Setup of run 1:
## Calculator2_0
module Calculator2_0(clk, rst, col, btn, btnres, fil, Sseg, anodos);
clock: 93.7 ns
lec_check: 0
cap_margin: 10
core_aspect_ratio: 0.62
core_margin: 2
core_utilization: 66
gpl_routability_driven: 1
hold_slack_margin: -0.07
max_routing_layer: met4
min_routing_layer: met1
slew_margin: 20
run.sh (not shown) runs the stock make flow with config.mk's settings and CLKGATE_MAP_FILE=.
Seen in the log of run 1: GRT-0232 during global routing, after which the run never completed.
> inputs changed (run 1 -> run 2)
Settings: CORE_UTILIZATION now 41, was 66; CORE_MARGIN now 8, was 2; MAX_ROUTING_LAYER no longer set, was met4; CORE_ASPECT_RATIO now 1.51, was 0.62; the clock period (ns, I/O delays scaled along) now 115.0, was 93.7.
Findings:
Lower number of cells after detailed placement goes to run 1 over run 2. Between run 2 and run 1, the difference in area after synthesis is negligible. Delta(width of the chip, run 2 - run 1) < 0. In the reports for run 2 and run 1, the larger placeable core area belongs to run 2. Looking at placed standard-cell area, run 2 sits about 4% lower than run 1 does. Between run 2 and run 1, the difference in fraction of the mapped netlist area in compound gates is negligible. Yosys stat chip area: run 2 vs run 1 identical. Cts-stage hold buffer count: run 1 vs run 2 identical. Run 2 ends up with a die area that is 71% higher than in run 1. Status | run 2 and run 1 | clean except run 1. The log for run 1 ends in global routing with error GRT-0232, so the run never completed. Compared run 2 vs run 1, and final weighted congestion in routability-driven placement is down in run 2. The run showing the smaller count of cells resized by post-cts repair is run 2.
The following lists how run 3 was set up differently from run 2:
Settings: a change of CORE_ASPECT_RATIO from 1.51 to 0.5; an added PLACE_DENSITY_LB_ADDON of 0.06.
### Flow results
Run 2 vs run 3, critical-path cell with the highest stage delay: sky130_fd_sc_hd__dfxtp_1 vs sky130_fd_sc_hd__or4_4. Met2 layer wire length in the routed design: run 3 lower than run 2. Non-clock buffer count in the final layout: run 3 vs run 2 up 30. Cmp run 2 and run 3 / post-route cell area / higher: run 3. Run 3 ended with less via count than run 2. Summary of run 3 over run 2: number of global-route vias before repair shows a reduction of 8.0%. Compared run 2 against run 3; sequential fraction of total cell area within noise. Measured against each other, run 2 and run 3 differ in number of instances resized during post-cts repair, the higher figure coming from run 2. Re core utilization: run 2 and run 3 aren't equal, and the lower value belongs to run 2.
### run 3 -> run 4
Settings: clearing GPL_ROUTABILITY_DRIVEN, which used to be 1; clearing CORE_ASPECT_RATIO, which used to be 0.5; clearing MIN_ROUTING_LAYER, which used to be met1; swapping 41 for 40 in CORE_UTILIZATION; swapping 8 for 2 in CORE_MARGIN; clearing PLACE_DENSITY_LB_ADDON, which used to be 0.06; clearing HOLD_SLACK_MARGIN, which used to be -0.07; swapping 10 for 20 in CAP_MARGIN; swapping 115.0 for 105.0 in the clock period (ns, I/O delays scaled along).
### Flow results
- [run 4] global-route track usage on met1 fell 0.76 points relative to run 3
- Depth of the critical timing path with buffers and inverters included, run 4 and run 3: lower on run 3
- Going from run 3 to run 4, sequential share of layout area went down, die size shrank by about 4%, final cell count without fillers up about 1.4%.
- The final reports for run 4 and run 3 show final worst clock skew lower in the former.
- Between run 3 and run 4, the flow reports final design instance area without fill increasing by a few percent.
- Looking at global-route met2 utilization, run 4 sits above run 3.
- Looking at met2 layer wire length in the routed design, run 4 sits above run 3.
- There was hardly any difference in wire length of the first global-routing pass between run 3 and run 4.

## v35
Starting RTL as in the previous note.
==> flow/config.mk <==
export PLATFORM = sky130hd
export DESIGN_NAME = Calculator2_0
export DESIGN_NICKNAME = Calculator2_0
export VERILOG_FILES = /design/flow/design.v
export SDC_FILE = /design/flow/constraint.sdc
export NUM_CORES = 4
export LEC_CHECK = 0
export CAP_MARGIN = 5
export CORE_ASPECT_RATIO = 1.82
export CORE_MARGIN = 2
export CORE_UTILIZATION = 72
export MAX_ROUTING_LAYER = met4
export SETUP_SLACK_MARGIN = -1.23
export SLEW_MARGIN = 20
==> flow/constraint.sdc <==
create_clock -name core_clock -period 88.6 [get_ports {clk}]
set_input_delay 17.7200 -clock core_clock [delete_from_list [all_inputs] [get_ports {clk}]]
set_output_delay 17.7200 -clock core_clock [all_outputs]
set_load 0.01 [all_outputs]
In v35 the implementation completed, yet the final layout does not meet the checks, the culprit being negative setup slack.
Changes in v53 relative to v35:
Settings: SETUP_SLACK_MARGIN removed (was -1.23); CAP_MARGIN changed from 5 to 20; CORE_ASPECT_RATIO removed (was 1.82); CORE_UTILIZATION changed from 72 to 58; MAX_ROUTING_LAYER removed (was met4); the clock period (ns, I/O delays scaled along) changed from 88.6 to 58.3.
Results
Status v53: flow complete, layout not clean - max-capacitance violations, max-slew violations, negative setup slack
Multi-input gate share of the layout cell area came out lower on v53 than on v35.
Summary of v53 over v35: non-clock buffer total of the final layout saw an increase, number of design-rule violations left by the first detailed-router iteration saw an increase.
--- input diff v53..v39 ---
Settings: a change of CAP_MARGIN from 20 to 5; an added MAX_ROUTING_LAYER of met4; an added CORE_ASPECT_RATIO of 0.53; a change of CORE_UTILIZATION from 58 to 67; a change of the clock period (ns, I/O delays scaled along) from 58.3 to 89.1.
Notes after the runs:
- global routing: v39 exited with error
- The die span in x in v39 sits 87 um above the value recorded for v53.
- Against v53, TritonCTS buffer count in v39 fell by more than 10%.
- Between v53 and v39, the difference in number of unique standard cell types used by synthesis is negligible.
- Comparing v53 and v39, the lower post-cts resize count is on v39.
- [compare] base=v53 new=v39: count of clock tree sinks about even, standard cell core area fell about 14%, placement-stage cell area fell about 11%, height of the chip fell 32%, weighted congestion reported at the end of routability-driven placement rose 0.16.
#### Input delta (v23 over v39)
Settings: setting GPL_ROUTABILITY_DRIVEN to 0 for the first time; changing CORE_UTILIZATION from 67 to 40; changing CAP_MARGIN from 5 to 15; changing CORE_ASPECT_RATIO from 0.53 to 0.51; changing the clock period (ns, I/O delays scaled along) from 89.1 to 65.7.
[summary]
The remaining runs in v39 and v23 completed every stage, whereas v39 halted early. The flow for v23 finished, though final verification flagged negative setup slack. In the summary table, v39 is marked failed, with error GRT-0228 raised in global routing. Area of the placeable core: v23 vs v39 up about 70%. Re effective utilization at floorplan: v23 is 28 points down on v39. Lower number of gates resized after CTS goes to v39 over v23. Diff v39..v23 | chip area from the yosys synthesis statistics | unchanged. Delta (v23 minus v39): synthesized cell count closely matched the old numbers; die area up about 70%.

red:
Calculator2_0 again, from the RTL that the note above started with.
Settings: LEC_CHECK=0, ABC_AREA=1, CAP_MARGIN=10, CORE_ASPECT_RATIO=0.62, CORE_MARGIN=2, CORE_UTILIZATION=72, CTS_CLUSTER_SIZE=72, GPL_ROUTABILITY_DRIVEN=1, HOLD_SLACK_MARGIN=0.3, MIN_ROUTING_LAYER=met1, PLACE_DENSITY_LB_ADDON=0.27, SETUP_SLACK_MARGIN=-2.0, SLEW_MARGIN=20, TNS_END_PERCENT=80; clock period 50.2 ns.
red did not make it past clock tree synthesis, where a tool error ended it.
Changes in blue relative to red:
Settings: TNS_END_PERCENT: 80 -> unset; CORE_ASPECT_RATIO: 0.62 -> unset; HOLD_SLACK_MARGIN: 0.3 -> unset; CTS_CLUSTER_SIZE: 72 -> unset; CAP_MARGIN: 10 -> 20; ABC_AREA: 1 -> unset; CORE_UTILIZATION: 72 -> 40; GPL_ROUTABILITY_DRIVEN: 1 -> unset; MIN_ROUTING_LAYER: met1 -> unset; PLACE_DENSITY_LB_ADDON: 0.27 -> unset; SETUP_SLACK_MARGIN: -2.0 -> unset; the clock period (ns, I/O delays scaled along): 50.2 -> 110.0.
## What came out
- blue finished end to end and its layout was clean on timing, DRC and antenna.
- Post-place setup slack for blue: 28.78 ns up relative to red
- Between red and blue, the placed standard-cell area is lower for blue.
- Total instance count after detailed placement was lower in the run labelled blue.
- Detailed placer's ending HPWL shrinks by more than a quarter when moving from red to blue.
- Effective utilization at floorplan: blue < red
Input-level comparison between green and blue:
Settings: swapping 40 for 64 in CORE_UTILIZATION; putting PLACE_DENSITY at 0.43 where nothing was set; putting ABC_AREA at 1 where nothing was set; swapping 110.0 for 67.0 in the clock period (ns, I/O delays scaled along).
Findings:
- As the logs show, green stopped at global routing after a tool error, so it never reached the end of the flow.
- green vs. blue: area figure in the yosys stat output went up by 5300 sq um.
- Compared green vs blue, and count of cells resized by post-cts repair is up in green.
- Compared with blue, green shows share of synthesized area spent on multiplexers lower by 4.2 points.
- Synthesized instance count (blue / green): 0.78
- green against blue: total number of H-tree levels now sits at about the same level; post-placement worst setup slack moved down.
Here is what was changed in the inputs of orange compared with green.
Settings: clearing ABC_AREA, which used to be 1; swapping 64 for 16 in CORE_UTILIZATION; clearing PLACE_DENSITY, which used to be 0.43; swapping 67.0 for 105.0 in the clock period (ns, I/O delays scaled along).
Notes after the runs:
- orange ended with every stage complete and zero timing, DRC or antenna violations.
- Changes observed in orange relative to green: netlist area before placement shows a reduction of 5300 sq um; routability congestion estimate decreased by 8.7% relative to the old numbers; count of mapped cells out of synthesis down 2109; site row count has increased; sequential cell area fraction in the yosys report has increased.
- Going from green to orange, area after detailed placement went down 22%; XOR/XNOR share of the synthesized area went down 1.2 points.
- In the flow results for green and orange, the multiplexer area fraction after synthesis is smaller on green.
- Measured against green, the number of distinct standard cells referenced by the synthesized netlist of orange comes out at 1.9 times the reference value.
- Sum of net half-perimeters after detailed placement was higher in the run labelled green.
- Cmp green and orange / chip area line of the yosys report / higher: green
> inputs changed (orange -> purple)
Settings: a change of CORE_UTILIZATION from 16 to 70; an added PLACE_DENSITY of 0.64; an added MAX_ROUTING_LAYER of met4; a change of the clock period (ns, I/O delays scaled along) from 105.0 to 95.1.
Findings:
bardisp.Ssegnum2[11] as the launch point of the critical path was reported by orange, and bardisp.Ssegnum2[7] by purple. bardisp.Sseg3[2] as the end point of the critical path was reported by orange, and bardisp.Sseg5[6] by purple. In purple, all-layer global routing usage is higher than in orange. Compared with orange, purple shows a lower setup slack. To summarise purple: no stage aborted, but the layout did not pass its checks, failing on negative setup slack. orange and purple ended up with roughly the same number of levels in the clock H-tree.

Calculator2_0 again, from the RTL that the note above started with.
Settings: LEC_CHECK=0, CAP_MARGIN=10, CORE_ASPECT_RATIO=1.37, CORE_MARGIN=2, CORE_UTILIZATION=60, GPL_ROUTABILITY_DRIVEN=1, HOLD_SLACK_MARGIN=-0.07, MIN_ROUTING_LAYER=met1, PLACE_DENSITY_LB_ADDON=0.01, SLEW_MARGIN=20; clock period 102.0 ns.
The starting point ran to the end with no violations.
Next try:
--- a/flow/config.mk
+++ b/flow/config.mk
@@ -13,0 +14 @@
+export MAX_ROUTING_LAYER = met4
@@ -15 +15,0 @@
-export PLACE_DENSITY_LB_ADDON = 0.01
==> flow/constraint.sdc (replaced) <==
create_clock -name core_clock -period 83.3 [get_ports {clk}]
set_input_delay 16.6600 -clock core_clock [delete_from_list [all_inputs] [get_ports {clk}]]
set_output_delay 16.6600 -clock core_clock [all_outputs]
set_load 0.01 [all_outputs]
This time the run stopped in 5_1_grt; area after synthesis does not change; synthesized cell count does not change; die size stays the same.
Next try:
--- a/flow/config.mk
+++ b/flow/config.mk
@@ -8,2 +8 @@
-export CAP_MARGIN = 10
-export CORE_ASPECT_RATIO = 1.37
+export CAP_MARGIN = 20
@@ -11,3 +10 @@
-export CORE_UTILIZATION = 60
-export GPL_ROUTABILITY_DRIVEN = 1
-export HOLD_SLACK_MARGIN = -0.07
+export CORE_UTILIZATION = 59
@@ -15 +11,0 @@
-export MIN_ROUTING_LAYER = met1
==> flow/constraint.sdc (replaced) <==
create_clock -name core_clock -period 89.1 [get_ports {clk}]
set_input_delay 17.8200 -clock core_clock [delete_from_list [all_inputs] [get_ports {clk}]]
set_output_delay 17.8200 -clock core_clock [all_outputs]
set_load 0.01 [all_outputs]
Outcome: With this change the flow finished but failed the layout checks on setup timing; die size increases by 1.6%; synthesized cell count is unchanged; synthesized area does not change.

Calculator2_0 again, from the RTL that the note above started with.
clock: 58.2 ns
lec_check: 0
abc_area: 1
cap_margin: 10
core_aspect_ratio: 0.62
core_margin: 2
core_utilization: 72
cts_cluster_size: 72
gpl_routability_driven: 1
hold_slack_margin: -0.07
min_routing_layer: met1
place_density_lb_addon: 0.01
setup_slack_margin: -2.0
slew_margin: 20
tns_end_percent: 80
The first run died in 4_1_cts.
Edit:
==> flow/config.mk (replaced) <==
export PLATFORM = sky130hd
export DESIGN_NAME = Calculator2_0
export DESIGN_NICKNAME = Calculator2_0
export VERILOG_FILES = /design/flow/design.v
export SDC_FILE = /design/flow/constraint.sdc
export NUM_CORES = 4
export LEC_CHECK = 0
export CAP_MARGIN = 10
export CORE_ASPECT_RATIO = 0.53
export CORE_MARGIN = 2
export CORE_UTILIZATION = 60
export GPL_ROUTABILITY_DRIVEN = 1
export HOLD_SLACK_MARGIN = -0.07
export MIN_ROUTING_LAYER = met1
export SLEW_MARGIN = 20
==> flow/constraint.sdc (replaced) <==
create_clock -name core_clock -period 83.3 [get_ports {clk}]
set_input_delay 16.6600 -clock core_clock [delete_from_list [all_inputs] [get_ports {clk}]]
set_output_delay 16.6600 -clock core_clock [all_outputs]
set_load 0.01 [all_outputs]
The changed run aborted during 5_1_grt.
Die area is higher by 9.7%.
Area after synthesis is lower by 8.5%.
Synthesized cell count is lower by 22%.
Edit:
==> flow/config.mk (replaced) <==
export PLATFORM = sky130hd
export DESIGN_NAME = Calculator2_0
export DESIGN_NICKNAME = Calculator2_0
export VERILOG_FILES = /design/flow/design.v
export SDC_FILE = /design/flow/constraint.sdc
export NUM_CORES = 4
export LEC_CHECK = 0
export CAP_MARGIN = 40
export CORE_ASPECT_RATIO = 0.53
export CORE_MARGIN = 2
export CORE_UTILIZATION = 67
export MAX_ROUTING_LAYER = met4
export SLEW_MARGIN = 20
==> flow/constraint.sdc (replaced) <==
create_clock -name core_clock -period 89.1 [get_ports {clk}]
set_input_delay 17.8200 -clock core_clock [delete_from_list [all_inputs] [get_ports {clk}]]
set_output_delay 17.8200 -clock core_clock [all_outputs]
set_load 0.01 [all_outputs]
The changed run died in 5_1_grt, error GRT-0232.
Die area shrinks by roughly a tenth.
Synthesized cell count is unchanged.
Area after synthesis is unchanged.
Edit:
--- a/flow/config.mk
+++ b/flow/config.mk
@@ -7,7 +7,8 @@
 export LEC_CHECK = 0
-export CAP_MARGIN = 40
-export CORE_ASPECT_RATIO = 0.53
+export CAP_MARGIN = 5
+export CORE_ASPECT_RATIO = 0.5
 export CORE_MARGIN = 2
-export CORE_UTILIZATION = 67
+export CORE_UTILIZATION = 72
 export MAX_ROUTING_LAYER = met4
+export SETUP_SLACK_MARGIN = -1.23
 export SLEW_MARGIN = 20
==> flow/constraint.sdc (replaced) <==
create_clock -name core_clock -period 86.5 [get_ports {clk}]
set_input_delay 17.3000 -clock core_clock [delete_from_list [all_inputs] [get_ports {clk}]]
set_output_delay 17.3000 -clock core_clock [all_outputs]
set_load 0.01 [all_outputs]
Result: The new run did not get past 5_1_grt (GRT-0116). Synthesized cell count does not change. Die area shrinks by about 7%. Synthesized area is unchanged.

== gamma ==
Starting RTL as in the previous note.
Settings: LEC_CHECK=0, ABC_AREA=1, CAP_MARGIN=20, CORE_MARGIN=2, CORE_UTILIZATION=68, SLEW_MARGIN=20; clock period 113.0 ns.
Input changes introduced in epsilon (baseline for comparison: gamma):
# gamma
export LEC_CHECK = 0
export ABC_AREA = 1
export CAP_MARGIN = 20
export CORE_MARGIN = 2
export CORE_UTILIZATION = 68
export SLEW_MARGIN = 20
create_clock -name core_clock -period 113.0 [get_ports {clk}]
# epsilon
export LEC_CHECK = 0
export CAP_MARGIN = 40
export CORE_ASPECT_RATIO = 1.71
export CORE_MARGIN = 2
export CORE_UTILIZATION = 66
export MAX_ROUTING_LAYER = met4
export SLEW_MARGIN = 20
create_clock -name core_clock -period 89.1 [get_ports {clk}]
Findings:
- epsilon did not finish; the tool stopped in global routing with error GRT-0183.
- The post-synthesis instance area number comes out higher for gamma vs epsilon.
- Between gamma and epsilon, cell count after placement is higher for gamma, epsilon comes in under that.
- epsilon ends up with lower starting density of the core than gamma does.
- Summary: with gamma as the reference, summed standard-cell area reported by yosys in epsilon moved down by a little under 10%.
- epsilon gives less number of cells in Yosys stat than gamma did.
- Compared with gamma, epsilon shows area enclosed by the die boundary that has gone down by a few percent.
- epsilon ended up with a higher site row count than gamma did.
- The run showing the smaller number of buffers created by CTS is epsilon.
